== P ==
==> flow/design.v <==
module reg_mux(in,out,clk,ce,rst);
parameter WIDTH=18;
parameter PIPELINE=0; 
parameter RESET_TYPE="SYNC";  
input[WIDTH-1:0] in;
input clk,ce,rst;
output reg[WIDTH-1:0] out;
generate
	if(PIPELINE && RESET_TYPE=="SYNC") begin
		always @(posedge clk) begin
			if(rst) begin
				out<=0;
			end
			else if(ce) begin
				out<=in;
			end
		end
	end
endgenerate
generate
	if(PIPELINE && RESET_TYPE=="ASYNC") begin
		always @(posedge clk or posedge rst) begin
			if (rst) begin
				out<=0;
			end
			else if (ce) begin
				out<=in;
			end
		end
	end
endgenerate
generate
	if(PIPELINE==0) begin
		always @(*) begin
			out=in;
		end
	end
endgenerate
endmodule
module DSP(A,B,C,D,CARRYIN,M,P,CARRYOUT,CARRYOUTF,CLK,OPMODE,
CEA,CEB,CEC,CED,CECARRYIN,CEM,CEP,CEOPMODE,
RSTA,RSTB,RSTC,RSTD,RSTCARRYIN,RSTM,RSTP,RSTOPMODE,
BCOUT,PCIN,PCOUT);
input[17:0] A, B, D;
input[47:0] C,PCIN;
input[7:0] OPMODE;
input CARRYIN,CLK,CEA,CEB,CEC,CECARRYIN,CED,CEM,CEP,CEOPMODE;
input RSTA,RSTB,RSTC,RSTD,RSTCARRYIN,RSTM,RSTP,RSTOPMODE;
output wire[35:0] M;
output wire[47:0] P,PCOUT;
output wire[17:0] BCOUT;
output CARRYOUT,CARRYOUTF;
parameter A0REG=0;	 
parameter A1REG=1; 
parameter B0REG=0;
parameter B1REG=1;
parameter CREG=1;
parameter DREG=1;
parameter MREG=1;
parameter PREG=1;
parameter CARRYINREG=1;
parameter CARRYOUTREG=1;
parameter OPMODEREG=1;
parameter CARRYINSEL="OPMODE5";  
parameter B_INPUT="DIRECT";  
parameter RSTTYPE="SYNC";   
wire[7:0] OPMODE_REG;
wire[17:0] D_REG;
reg[17:0] B0_IN;
wire[17:0] B0_REG;
reg[17:0] PRE_RESULT;
wire[17:0] B1_IN;
wire[17:0] B1_REG;
wire[17:0] A0_REG;
wire[17:0] A1_REG;
wire[35:0] Product_Result;
wire[35:0] M_REG;
reg[47:0] X_OUT;
reg[47:0] Z_OUT;
wire[48:0] Post_Result;
wire[47:0] C_REG;
reg Carry_IN;  
wire CIN; 
wire Carry_Out_In;
reg_mux #(.WIDTH(18), .PIPELINE(DREG), .RESET_TYPE(RSTTYPE)) DREG_INST(.in(D), .out(D_REG), .clk(CLK), .ce(CED), .rst(RSTD));
reg_mux #(.WIDTH(18), .PIPELINE(B0REG), .RESET_TYPE(RSTTYPE)) B0REG_INST(.in(B0_IN), .out(B0_REG), .clk(CLK), .ce(CEB), .rst(RSTB));
reg_mux #(.WIDTH(18), .PIPELINE(B1REG), .RESET_TYPE(RSTTYPE)) B1REG_INST(.in(B1_IN), .out(B1_REG), .clk(CLK), .ce(CEB), .rst(RSTB));
reg_mux #(.WIDTH(18), .PIPELINE(A0REG), .RESET_TYPE(RSTTYPE)) A0REG_INST(.in(A), .out(A0_REG), .clk(CLK), .ce(CEA), .rst(RSTA));
reg_mux #(.WIDTH(18), .PIPELINE(A1REG), .RESET_TYPE(RSTTYPE)) A1REG_INST(.in(A0_REG), .out(A1_REG), .clk(CLK), .ce(CEA), .rst(RSTA));
reg_mux #(.WIDTH(48), .PIPELINE(CREG), .RESET_TYPE(RSTTYPE)) CREG_INST(.in(C), .out(C_REG), .clk(CLK), .ce(CEC), .rst(RSTC));
reg_mux #(.WIDTH(36), .PIPELINE(MREG), .RESET_TYPE(RSTTYPE)) MREG_INST(.in(Product_Result), .out(M_REG), .clk(CLK), .ce(CEM), .rst(RSTM));
reg_mux #(.WIDTH(1), .PIPELINE(CARRYINREG), .RESET_TYPE(RSTTYPE)) CYIREG_INST(.in(Carry_IN), .out(CIN), .clk(CLK), .ce(CECARRYIN), .rst(RSTCARRYIN));
reg_mux #(.WIDTH(8), .PIPELINE(OPMODEREG), .RESET_TYPE(RSTTYPE)) OPMODEREG_INST(.in(OPMODE), .out(OPMODE_REG), .clk(CLK), .ce(CEOPMODE), .rst(RSTOPMODE));
reg_mux #(.WIDTH(1), .PIPELINE(CARRYOUTREG), .RESET_TYPE(RSTTYPE)) CYOREG_INST(.in(Carry_Out_In), .out(CARRYOUT), .clk(CLK), .ce(CECARRYIN), .rst(RSTCARRYIN));
reg_mux #(.WIDTH(48), .PIPELINE(PREG), .RESET_TYPE(RSTTYPE)) PREG_INST(.in(Post_Result), .out(P), .clk(CLK), .ce(CEP), .rst(RSTP));
always @(*) begin
	case(B_INPUT)
		"DIRECT": B0_IN=B;
		"CASCADE": B0_IN=BCOUT;
		default: B0_IN=0;
	endcase
end
always @(*) begin
	if(OPMODE_REG[6])
		PRE_RESULT= D_REG - B0_REG;	
	else
		PRE_RESULT= D_REG + B0_REG;
end
assign B1_IN=(OPMODE_REG[4])? PRE_RESULT: B0_REG;
assign Product_Result=B1_REG * A1_REG;
assign M=M_REG;
always @(*) begin
	case(CARRYINSEL)
		"CARRYIN": Carry_IN=CARRYIN;
		"OPMODE5": Carry_IN=OPMODE_REG[5];
		default: Carry_IN=0;
	endcase
end
always @(*) begin
	case({ OPMODE_REG[3], OPMODE_REG[2]})
		0: Z_OUT=0;
		1: Z_OUT=PCIN;
		2: Z_OUT=P;
		3: Z_OUT=C_REG;
	endcase
end
always @(*) begin
	case( {OPMODE_REG[1], OPMODE_REG[0]})
		0: X_OUT=0;
		1: X_OUT={ {13{M_REG[35]}} , M_REG[34:0] };  
 		2: X_OUT=P;
		3: X_OUT={D_REG[11:0], A1_REG, B1_REG};    
	endcase
end
assign Post_Result= ( OPMODE_REG[7] )? (Z_OUT-(X_OUT+CIN)) : (Z_OUT+X_OUT+CIN) ;
assign Carry_Out_In=Post_Result[48];
assign BCOUT= B1_REG;
assign CARRYOUTF= CARRYOUT;
assign PCOUT=P;
endmodule
==> flow/config.mk <==
export PLATFORM = sky130hd
export DESIGN_NAME = DSP
export DESIGN_NICKNAME = DSP
export VERILOG_FILES = /design/flow/design.v
export SDC_FILE = /design/flow/constraint.sdc
export NUM_CORES = 4
export LEC_CHECK = 0
export ABC_AREA = 1
export CAP_MARGIN = 20
export CORE_ASPECT_RATIO = 0.5
export CORE_MARGIN = 2
export CORE_UTILIZATION = 68
export CTS_CLUSTER_DIAMETER = 301
export CTS_CLUSTER_SIZE = 99
export PLACE_DENSITY = 0.35
export SETUP_SLACK_MARGIN = 0.39
export SLEW_MARGIN = 20
export TNS_END_PERCENT = 5
==> flow/constraint.sdc <==
create_clock -name core_clock -period 3.15 [get_ports {CLK}]
set_input_delay 0.6300 -clock core_clock [delete_from_list [all_inputs] [get_ports {CLK}]]
set_output_delay 0.6300 -clock core_clock [all_outputs]
set_load 0.01 [all_outputs]
run.sh (not shown) runs the stock make flow with config.mk's settings and CLKGATE_MAP_FILE=.
P did not finish: a tool error stopped it during clock tree synthesis.
Edits applied to the flow inputs when going from P to Q:
# P
export LEC_CHECK = 0
export ABC_AREA = 1
export CAP_MARGIN = 20
export CORE_ASPECT_RATIO = 0.5
export CORE_MARGIN = 2
export CORE_UTILIZATION = 68
export CTS_CLUSTER_DIAMETER = 301
export CTS_CLUSTER_SIZE = 99
export PLACE_DENSITY = 0.35
export SETUP_SLACK_MARGIN = 0.39
export SLEW_MARGIN = 20
export TNS_END_PERCENT = 5
create_clock -name core_clock -period 3.15 [get_ports {CLK}]
# Q
export LEC_CHECK = 0
export CAP_MARGIN = 20
export CORE_MARGIN = 2
export CORE_UTILIZATION = 68
export CTS_CLUSTER_SIZE = 86
export SETUP_SLACK_MARGIN = 0.13
export SLEW_MARGIN = 20
create_clock -name core_clock -period 5.9 [get_ports {CLK}]
## What came out
- Q: it failed during global routing, and the tool reported GRT-0232.
- Diff P -> Q: mux share of post-synthesis cell area now sits higher; sequential cell area fraction in the yosys report grew by 1.5 points; area of the die went down; post-synthesis chip area from yosys -10%.
What R does differently from Q at the input level:
# Q
export LEC_CHECK = 0
export CAP_MARGIN = 20
export CORE_MARGIN = 2
export CORE_UTILIZATION = 68
export CTS_CLUSTER_SIZE = 86
export SETUP_SLACK_MARGIN = 0.13
export SLEW_MARGIN = 20
create_clock -name core_clock -period 5.9 [get_ports {CLK}]
# R
export LEC_CHECK = 0
export CAP_MARGIN = 5
export CORE_MARGIN = 2
export CORE_UTILIZATION = 65
export CTS_CLUSTER_DIAMETER = 29
export CTS_CLUSTER_SIZE = 86
export SETUP_SLACK_MARGIN = 0.73
export SLEW_MARGIN = 20
create_clock -name core_clock -period 5.9 [get_ports {CLK}]
==> comparison <==
The layout from R, despite a flow that completed every stage, fails the layout checks, with the failing checks listed as setup timing. As far as number of instances in the synthesized netlist goes, R and Q are indistinguishable; the numbers are identical. Summary of R over Q: register area share after synthesis level; depth of the CTS H-tree level; post-placement cell count level; starting utilization of the core area moved down. Comparing Q and R, the lower quantity of gates resized following cts was measured on R. On total cell area reported by yosys after synthesis, Q and R are basically level. Number of placement rows of R exceeds that of Q by a few percent. R against Q: chip width went up by 4.6 µm, number of CTS-inserted buffers flat.
The inputs of S differ from those of R as listed below.
# R
export LEC_CHECK = 0
export CAP_MARGIN = 5
export CORE_MARGIN = 2
export CORE_UTILIZATION = 65
export CTS_CLUSTER_DIAMETER = 29
export CTS_CLUSTER_SIZE = 86
export SETUP_SLACK_MARGIN = 0.73
export SLEW_MARGIN = 20
create_clock -name core_clock -period 5.9 [get_ports {CLK}]
# S
export LEC_CHECK = 0
export CAP_MARGIN = 5
export CORE_MARGIN = 2
export CORE_UTILIZATION = 68
export CTS_CLUSTER_DIAMETER = 29
export CTS_CLUSTER_SIZE = 86
export HOLD_SLACK_MARGIN = -0.09
export MAX_ROUTING_LAYER = met4
export SETUP_SLACK_MARGIN = 0.73
export SLEW_MARGIN = 20
create_clock -name core_clock -period 5.9 [get_ports {CLK}]
Results
S terminated abnormally: global routing reported GRT-0232.
Comparing S and R, the higher effective utilization at floorplan was measured on S.
The number of gates resized after cts in S is 1.3 times that in R.
The higher post-detailed-placement half-perimeter wirelength of S and R is in S.
What R reported for buffers inserted during post-CTS setup optimization has to be multiplied by 0.867 to get the figure for S.
S and R ended up with nearly the same fraction of synthesized area in multiplexers.
As far as number of buffers added to fix hold violations after cts goes, R and S are indistinguishable; the numbers are identical.
Summary: with R as the reference, area of the die in S moved down by a few percent.
Inputs modified between S and T:
# S
export LEC_CHECK = 0
export CAP_MARGIN = 5
export CORE_MARGIN = 2
export CORE_UTILIZATION = 68
export CTS_CLUSTER_DIAMETER = 29
export CTS_CLUSTER_SIZE = 86
export HOLD_SLACK_MARGIN = -0.09
export MAX_ROUTING_LAYER = met4
export SETUP_SLACK_MARGIN = 0.73
export SLEW_MARGIN = 20
create_clock -name core_clock -period 5.9 [get_ports {CLK}]
# T
export LEC_CHECK = 0
export CAP_MARGIN = 20
export CORE_MARGIN = 2
export CORE_UTILIZATION = 58
export MAX_ROUTING_LAYER = met4
export PLACE_DENSITY = 0.6
export SLEW_MARGIN = 20
create_clock -name core_clock -period 5.3 [get_ports {CLK}]
## What came out
Of S and T, only S never reached the final stage. Flow for S halted at global routing, error code GRT-0232. Although T finished all stages, its layout failed final checks on setup timing. Diff S..T | post-detailed-placement half-perimeter wirelength | negligible. Starting utilization of the core area (T over S): decrease, 10 points. T: cell row count 6 above S. Number of buffers added by the clock tree synthesis step came out exactly the same in T and S. Looking at buffer count from post-CTS setup fixing, T sits about 10% below S. The cell resize tally after clock tree synthesis in T was lower than what S gave. T vs. S: die size went up; total number of clock tree sinks comparable; die outline height rose by 8.1%; synthesized cell area saw little to no change; number of nets produced by synthesis level.
